Design isc_cpu_top, start of the top module:
module isc_cpu_top
(
     clk_i
    ,rst_i
    ,rst_rom_i
    ,mode_sel_i
    ,en_w_rom_i
    ,w_rom_addr_i
    ,w_rom_data_i
    ,instruction_i
    ,reg_watcher_o
    ,pc_o
    ,wb_en_o
    ,wb_addr_1_o
    ,wb_data_1_o
    ,wb_addr_2_o
    ,wb_data_2_o
);
    input clk_i;
    input rst_i;
    input rst_rom_i;
    input mode_sel_i;
    input en_w_rom_i;
    input [15:0] w_rom_addr_i;
    input [31:0] w_rom_data_i;
    input [31:0] instruction_i;
    output [7:0] reg_watcher_o;
    output [15:0] pc_o;
    output wb_en_o;
    output [4:0] wb_addr_1_o;
    output [7:0] wb_data_1_o;
    output [4:0] wb_addr_2_o;
    output [7:0] wb_data_2_o;
wire [15:0] pc_s30;
wire [1:0] pc_sgin_s12;
wire [1:0] pc_sgin_s23;
wire [31:0] rom_inst_s12;
wire [31:0] inst_s12;
wire [7:0] alu_s12;
wire [1:0] reg_s12;
wire imm_s12;
wire mem_s12;
wire [4:0] r_reg_addr_1_s12;
wire [4:0] r_reg_addr_2_s12;
wire [4:0] r_reg_addr_3_s12;
wire [4:0] r_reg_addr_4_s12;
wire [15:0] r_ram_addr_s12;
wire [7:0] imm_data_1_s12;
wire [7:0] imm_data_2_s12;
wire [7:0] npu_ram_addr_s12;
wire [4:0] npu_w_reg_addr_s12;
  ...
Size in the first run: about 7900 cells after synthesis, ~1600 flip-flops, ~140 I/O pins, ~92000 sq um of cells after synthesis.
Settings: LEC_CHECK=0, CAP_MARGIN=20, CORE_MARGIN=2, CORE_UTILIZATION=72, CTS_CLUSTER_DIAMETER=55, CTS_CLUSTER_SIZE=49, MAX_ROUTING_LAYER=met4, PLACE_DENSITY=0.65, SETUP_SLACK_MARGIN=4.56, SLEW_MARGIN=20; clock period 19.9 ns.
run.sh (not shown) runs the stock make flow with config.mk's settings and CLKGATE_MAP_FILE=.
The baseline finished with setup timing left.
Edit:
Settings changed: CORE_UTILIZATION 72 to 58, CTS_CLUSTER_DIAMETER 55 to not set, CTS_CLUSTER_SIZE 49 to not set, MAX_ROUTING_LAYER met4 to not set, PLACE_DENSITY 0.65 to not set, SETUP_SLACK_MARGIN 4.56 to 5.0.
Clock period 19.9 ns to 22.5 ns, I/O delays scaled along.
Outcome: The changed run reached the layout checks and failed them: setup timing. Routed wire length shrinks by a little under a tenth. Register-to-register slack gets better by 2.9 ns. Via count shrinks by a little under a tenth. Non-clock buffer count shrinks by 25.
Edit:
Settings changed: CORE_UTILIZATION 58 to 40, PLACE_DENSITY set to 0.6, SETUP_SLACK_MARGIN 5.0 to not set.
Clock period 22.5 ns to 40.0 ns, I/O delays scaled along.
This time the run passed the timing, design-rule and antenna checks.
Via count is lower by 3.6%.
Area after synthesis does not change.
Global-route usage came out lower by 11 points.
Wire length goes up by 2.0%.
Non-clock buffer count fell by 490.
Design area decreases by 3.7%.
Sequential share of layout area went up by 1.7 points.
Final cell count rises by 4.4%.
Setup slack improves by 8.2 ns.

* * *

Setup of job 8708:
isc_cpu_top again, from the RTL that the note above started with.
make LEC_CHECK=0 CAP_MARGIN=20 CORE_MARGIN=2 CORE_UTILIZATION=70 CTS_CLUSTER_DIAMETER=184 CTS_CLUSTER_SIZE=14 PLACE_DENSITY_LB_ADDON=0.3 SLEW_MARGIN=20 finish   # period 18.0 ns
| job 8708 | all stages done | FAIL | negative setup slack |
For job 6222, these inputs were changed with respect to job 8708:
- ABC_AREA: unset -> 1
- PLACE_DENSITY: unset -> 0.6
- SETUP_SLACK_MARGIN: unset -> -1.82
- CTS_CLUSTER_SIZE: 14 -> unset
- CORE_UTILIZATION: 70 -> 72
- CTS_CLUSTER_DIAMETER: 184 -> unset
- TNS_END_PERCENT: unset -> 5
- CAP_MARGIN: 20 -> 10
- PLACE_DENSITY_LB_ADDON: 0.3 -> unset
- the clock period (ns, I/O delays scaled along): 18.0 -> 19.2
Notes after the runs:
Job 6222: aborted in global routing (tool error)
Job 6222 vs. job 8708: sum of net half-perimeters after detailed placement climbed about 10%, sequential-to-total area share from yosys stat rose 1.2 points.
Compare job 8708 and job 6222 | area of the synthesized netlist per yosys stat higher: job 8708
Job 8708 -> job 6222: synthesized cell count increased by more than a quarter
Looking at total placed instance area, job 6222 sits below job 8708.
Between job 8708 and job 6222, the post-synth tally of flip-flops with integrated enable does not differ in any meaningful way.
Looking at distinct cell type count after synthesis, job 6222 sits about 23% below job 8708.
X dimension of the die delta for job 6222 relative to job 8708: 9.2 um lower
Setup changes, job 6222 to job 4585
- swapping -1.82 for 5.0 in SETUP_SLACK_MARGIN
- putting MAX_ROUTING_LAYER at met4 where nothing was set
- clearing ABC_AREA, which used to be 1
- swapping 10 for 20 in CAP_MARGIN
- swapping 19.2 for 19.1 in the clock period (ns, I/O delays scaled along)
### Flow results
Placed cell count delta for job 4585 relative to job 6222: 2228 lower. Number of standard cells after synthesis ended up 23% lower on job 4585 than on job 6222. Number of clock buffers inserted by TritonCTS: higher on job 6222. Register share after synthesis sits lower in job 4585 than in job 6222. Compared with job 6222, number of cells in the yosys synthesis report in job 4585 decreased by more than 10%. Against job 6222, job 4585 comes in 0.27 points lower on floorplan core density. Count of cells resized by post-cts repair was lower in the run labelled job 6222. On die size, job 6222 beats job 4585. Of job 4585 and job 6222, only job 6222 fails to reach the end of the flow. Job 4585 ran in full, but the layout does not pass; the checks complain about negative setup slack.

* * *

Starting RTL as in the previous note.
export LEC_CHECK = 0
export CAP_MARGIN = 20
export CELL_PAD_IN_SITES_DETAIL_PLACEMENT = 2
export CELL_PAD_IN_SITES_GLOBAL_PLACEMENT = 0
export CORE_MARGIN = 4
export CORE_UTILIZATION = 69
export CTS_CLUSTER_DIAMETER = 239
export CTS_CLUSTER_SIZE = 44
export GPL_ROUTABILITY_DRIVEN = 1
export GPL_TIMING_DRIVEN = 1
export MAX_ROUTING_LAYER = met5
export PLACE_DENSITY_LB_ADDON = 0.11
export SLEW_MARGIN = 25
export TNS_END_PERCENT = 15
create_clock -name core_clock -period 24.9 [get_ports {clk_i}]
The baseline aborted during detailed placement (3_5_place_dp).
Rerun with:
Settings changed: CELL_PAD_IN_SITES_DETAIL_PLACEMENT 2 to not set, CELL_PAD_IN_SITES_GLOBAL_PLACEMENT 0 to not set, CORE_MARGIN 4 to 2, CORE_UTILIZATION 69 to 72, CTS_CLUSTER_DIAMETER 239 to 26, CTS_CLUSTER_SIZE 44 to 49, GPL_ROUTABILITY_DRIVEN 1 to not set, GPL_TIMING_DRIVEN 1 to not set, MAX_ROUTING_LAYER met5 to not set, PLACE_DENSITY set to 0.64, PLACE_DENSITY_LB_ADDON 0.11 to not set, SETUP_SLACK_MARGIN set to 4.56, SLEW_MARGIN 25 to 20, TNS_END_PERCENT 15 to not set.
Clock period 24.9 ns to 19.9 ns, I/O delays scaled along.
What happened: The changed run stopped in global routing (5_1_grt), error ODB-0269; area after synthesis does not change; die area shrinks by 6.2%; synthesized cell count stays the same.
Rerun with:
Settings changed: CAP_MARGIN 20 to 40, CTS_CLUSTER_DIAMETER 26 to not set, CTS_CLUSTER_SIZE 49 to 50, PLACE_DENSITY 0.64 to 0.62, SETUP_SLACK_MARGIN 4.56 to -0.41.
Clock period 19.9 ns to 21.4 ns, I/O delays scaled along.
Effect: The changed run ran to the end with violations: negative setup slack; area after synthesis is unchanged; synthesized cell count is unchanged; die area does not change.
Rerun with:
Settings changed: CAP_MARGIN 40 to 20, CORE_UTILIZATION 72 to 40, CTS_CLUSTER_SIZE 50 to not set, PLACE_DENSITY 0.62 to 0.6, SETUP_SLACK_MARGIN -0.41 to not set.
Clock period 21.4 ns to 49.9 ns, I/O delays scaled along.
The new run finished with timing, DRC and antenna clean.
Final cell count increases by 7.5%.
Register-to-register slack gets better by 20000 ps.
Rerun with:
Settings changed: CORE_UTILIZATION 40 to 72, HOLD_SLACK_MARGIN set to -0.09, PLACE_DENSITY 0.6 to 0.66, SETUP_SLACK_MARGIN set to 2.7, TNS_END_PERCENT set to 5.
Clock period 49.9 ns to 19.4 ns, I/O delays scaled along.
Outcome:
- The changed run stopped in global routing (5_1_grt) with GRT-0228
- die size went down by 44%
- synthesized cell count stays the same
- synthesized area does not change
